Setup of wip/violet:
// ConvEngine
module ConvEngine (
    input         clk,
    input         rst,
    input  [31:0] DMAport,        
    input         acc_enable,     
    input         acc_clear,      
    output [31:0] result          
);
Size: ~3400 cells after synthesis, roughly 180 flip-flops, about 68 I/O pins.
clock: 8.44 ns
lec_check: 0
cap_margin: 20
cell_pad_in_sites_detail_placement: 0
core_aspect_ratio: 0.71
core_margin: 2
core_utilization: 72
cts_cluster_size: 56
gpl_routability_driven: 1
gpl_timing_driven: 1
max_routing_layer: met4
place_density: 0.36
setup_slack_margin: 0.67
slew_margin: 40
run.sh (not shown) runs the stock make flow with config.mk's settings and CLKGATE_MAP_FILE=.
In wip/violet the implementation completed, yet the final layout does not meet the checks, the culprit being negative setup slack.
The inputs of wip/willow differ from those of wip/violet as listed below.
Settings: CTS_CLUSTER_DIAMETER: unset -> 308; PLACE_DENSITY_LB_ADDON: unset -> 0.0; PLACE_DENSITY: 0.36 -> unset; CORE_ASPECT_RATIO: 0.71 -> unset; SETUP_SLACK_MARGIN: 0.67 -> 1.55; GPL_ROUTABILITY_DRIVEN: 1 -> 0; the clock period (ns, I/O delays scaled along): 8.44 -> 9.29.
wip/willow went all the way through the flow, and no timing, DRC or antenna check failed.
Going from wip/violet to wip/willow, global routing usage on met2 increased 1.6 points; routed length per placed instance decreased about 4%.
Diff wip/violet -> wip/willow: final worst setup slack went up, worst path buffer plus inverter count up 1, area of combinational cells with multiple inputs neither gained nor lost much, tally of clock buffers in the finished layout moved up.
Compared with wip/violet, in wip/willow delay of the slowest cell on the worst path decreased 80 ps, core utilization decreased 2.1 points.

== build 89 ==
ConvEngine again, from the RTL that the note above started with.
// ConvEngine
module ConvEngine (
    input         clk,
    input         rst,
    input  [31:0] DMAport,        
    input         acc_enable,     
    input         acc_clear,      
    output [31:0] result          
);
clock: 7.87 ns
lec_check: 0
cap_margin: 20
cell_pad_in_sites_global_placement: 2
core_aspect_ratio: 0.58
core_margin: 2
core_utilization: 70
cts_cluster_diameter: 188
cts_cluster_size: 30
gpl_timing_driven: 1
hold_slack_margin: 0.22
min_routing_layer: met1
place_density_lb_addon: 0.24
slew_margin: 20
tns_end_percent: 15
Build 89 did not finish: a tool error stopped it during global placement without I/O (3_1_place_gp_skip_io).
[inputs] build 21 vs build 89
# build 89
export LEC_CHECK = 0
export CAP_MARGIN = 20
export CELL_PAD_IN_SITES_GLOBAL_PLACEMENT = 2
export CORE_ASPECT_RATIO = 0.58
export CORE_MARGIN = 2
export CORE_UTILIZATION = 70
export CTS_CLUSTER_DIAMETER = 188
export CTS_CLUSTER_SIZE = 30
export GPL_TIMING_DRIVEN = 1
export HOLD_SLACK_MARGIN = 0.22
export MIN_ROUTING_LAYER = met1
export PLACE_DENSITY_LB_ADDON = 0.24
export SLEW_MARGIN = 20
export TNS_END_PERCENT = 15
create_clock -name core_clock -period 7.87 [get_ports {clk}]
# build 21
export LEC_CHECK = 0
export CAP_MARGIN = 20
export CORE_MARGIN = 2
export CORE_UTILIZATION = 44
export SLEW_MARGIN = 20
create_clock -name core_clock -period 5.15 [get_ports {clk}]
Findings:
- Simple-gate portion of the synthesized area essentially unchanged between build 89 and build 21.
- As far as number of cells produced by synthesis goes, build 89 and build 21 are indistinguishable; the numbers are identical.
- Compared to build 89, build 21 has share of the core filled by cells before placement 26 points lower.
- Build 89 → build 21: proportion of register bits with asynchronous set or reset after synthesis level; die size moved up; standard cell core area moved up; number of placement rows moved up.
- Build 21 reports a lower die extent in x than build 89 does.
- Of build 21 and build 89, none finishes clean.
- Build 21 finished every stage; the final checks, however, were not passed, the failures being negative setup slack.
- Flow for build 89 halted at global placement without I/O (3_1_place_gp_skip_io), error code FLW-0024.
- ~same cell area after technology mapping in build 21 and build 89
The inputs of build 36 differ from those of build 21 as listed below.
# build 21
export LEC_CHECK = 0
export CAP_MARGIN = 20
export CORE_MARGIN = 2
export CORE_UTILIZATION = 44
export SLEW_MARGIN = 20
create_clock -name core_clock -period 5.15 [get_ports {clk}]
# build 36
export LEC_CHECK = 0
export CAP_MARGIN = 20
export CORE_MARGIN = 2
export CORE_UTILIZATION = 72
export GPL_TIMING_DRIVEN = 0
export PLACE_DENSITY_LB_ADDON = 0.26
export SLEW_MARGIN = 20
create_clock -name core_clock -period 10.0 [get_ports {clk}]
Results
Build 36 did not stop at any stage, and its layout met the timing, DRC and antenna checks. Going from build 21 to build 36, die area shrank by more than a quarter. [compare] base=build 21 new=build 36: standard cell core area -about 40%, total of fill cells in the finished design -about 56%, total via count in the routed design +130, detailed placement HPWL -6.9%. The fmax of build 36 was inferior to that of build 21. Setup slack in build 36 is larger than in build 21. Wire length of the first global-routing pass is lower on build 36. Post-detailed-placement cell area, build 36 vs build 21: down by a little under 10%. | overall track demand over capacity in global routing | higher: build 36 |.
Input-level comparison between build 87 and build 36:
# build 36
export LEC_CHECK = 0
export CAP_MARGIN = 20
export CORE_MARGIN = 2
export CORE_UTILIZATION = 72
export GPL_TIMING_DRIVEN = 0
export PLACE_DENSITY_LB_ADDON = 0.26
export SLEW_MARGIN = 20
create_clock -name core_clock -period 10.0 [get_ports {clk}]
# build 87
export LEC_CHECK = 0
export CAP_MARGIN = 15
export CELL_PAD_IN_SITES_DETAIL_PLACEMENT = 1
export CORE_MARGIN = 9
export CORE_UTILIZATION = 42
export GPL_ROUTABILITY_DRIVEN = 0
export GPL_TIMING_DRIVEN = 0
export SETUP_SLACK_MARGIN = 0.65
export SLEW_MARGIN = 20
export TNS_END_PERCENT = 70
create_clock -name core_clock -period 10.0 [get_ports {clk}]
Sort build 87 and build 36 by design area, ascending, and build 36 comes first. The well tap count in build 87 is 1.7 times that in build 36. Build 36 → build 87: core utilization shows a reduction of 31 points; clock transition at the registers of the reported paths decreased by 0.02 ns relative to the old numbers. The worst setup slack number comes out lower for build 36 vs build 87. Re routed wire length: build 87 and build 36 aren't equal, and the lower value belongs to build 36. In the reports for build 87 and build 36, the smaller final standard cell count with taps included and fillers excluded belongs to build 36. In build 87, the part of the cycle the worst path needs came out 5.7 points below the value in build 36.
Changes in build 55 relative to build 87:
# build 87
export LEC_CHECK = 0
export CAP_MARGIN = 15
export CELL_PAD_IN_SITES_DETAIL_PLACEMENT = 1
export CORE_MARGIN = 9
export CORE_UTILIZATION = 42
export GPL_ROUTABILITY_DRIVEN = 0
export GPL_TIMING_DRIVEN = 0
export SETUP_SLACK_MARGIN = 0.65
export SLEW_MARGIN = 20
export TNS_END_PERCENT = 70
create_clock -name core_clock -period 10.0 [get_ports {clk}]
# build 55
export LEC_CHECK = 0
export ABC_AREA = 1
export CAP_MARGIN = 25
export CORE_MARGIN = 2
export CORE_UTILIZATION = 25
export CTS_CLUSTER_DIAMETER = 367
export CTS_CLUSTER_SIZE = 100
export PLACE_DENSITY = 0.81
export SLEW_MARGIN = 20
export TNS_END_PERCENT = 25
create_clock -name core_clock -period 10.0 [get_ports {clk}]
Results
- Build 55 closes out successfully: all stages finished, all timing, DRC and antenna checks passed.
- In the metrics for build 55 and build 87, the one carrying the lower count of routing violations after the opening detailed-route iteration is build 87.
- [compare] base=build 87 new=build 55: shortest clock period the worst path allows after layout -0.19 ns; worst setup slack after placement +1.06 ns; non-clock buffer count -91; layout buffering overhead excluding clock cells -1.6 points.
- Summary of build 55 over build 87: global-route usage -8.0 points; final standard cell utilization of the core went down 19 points; combinational gate area moved down.
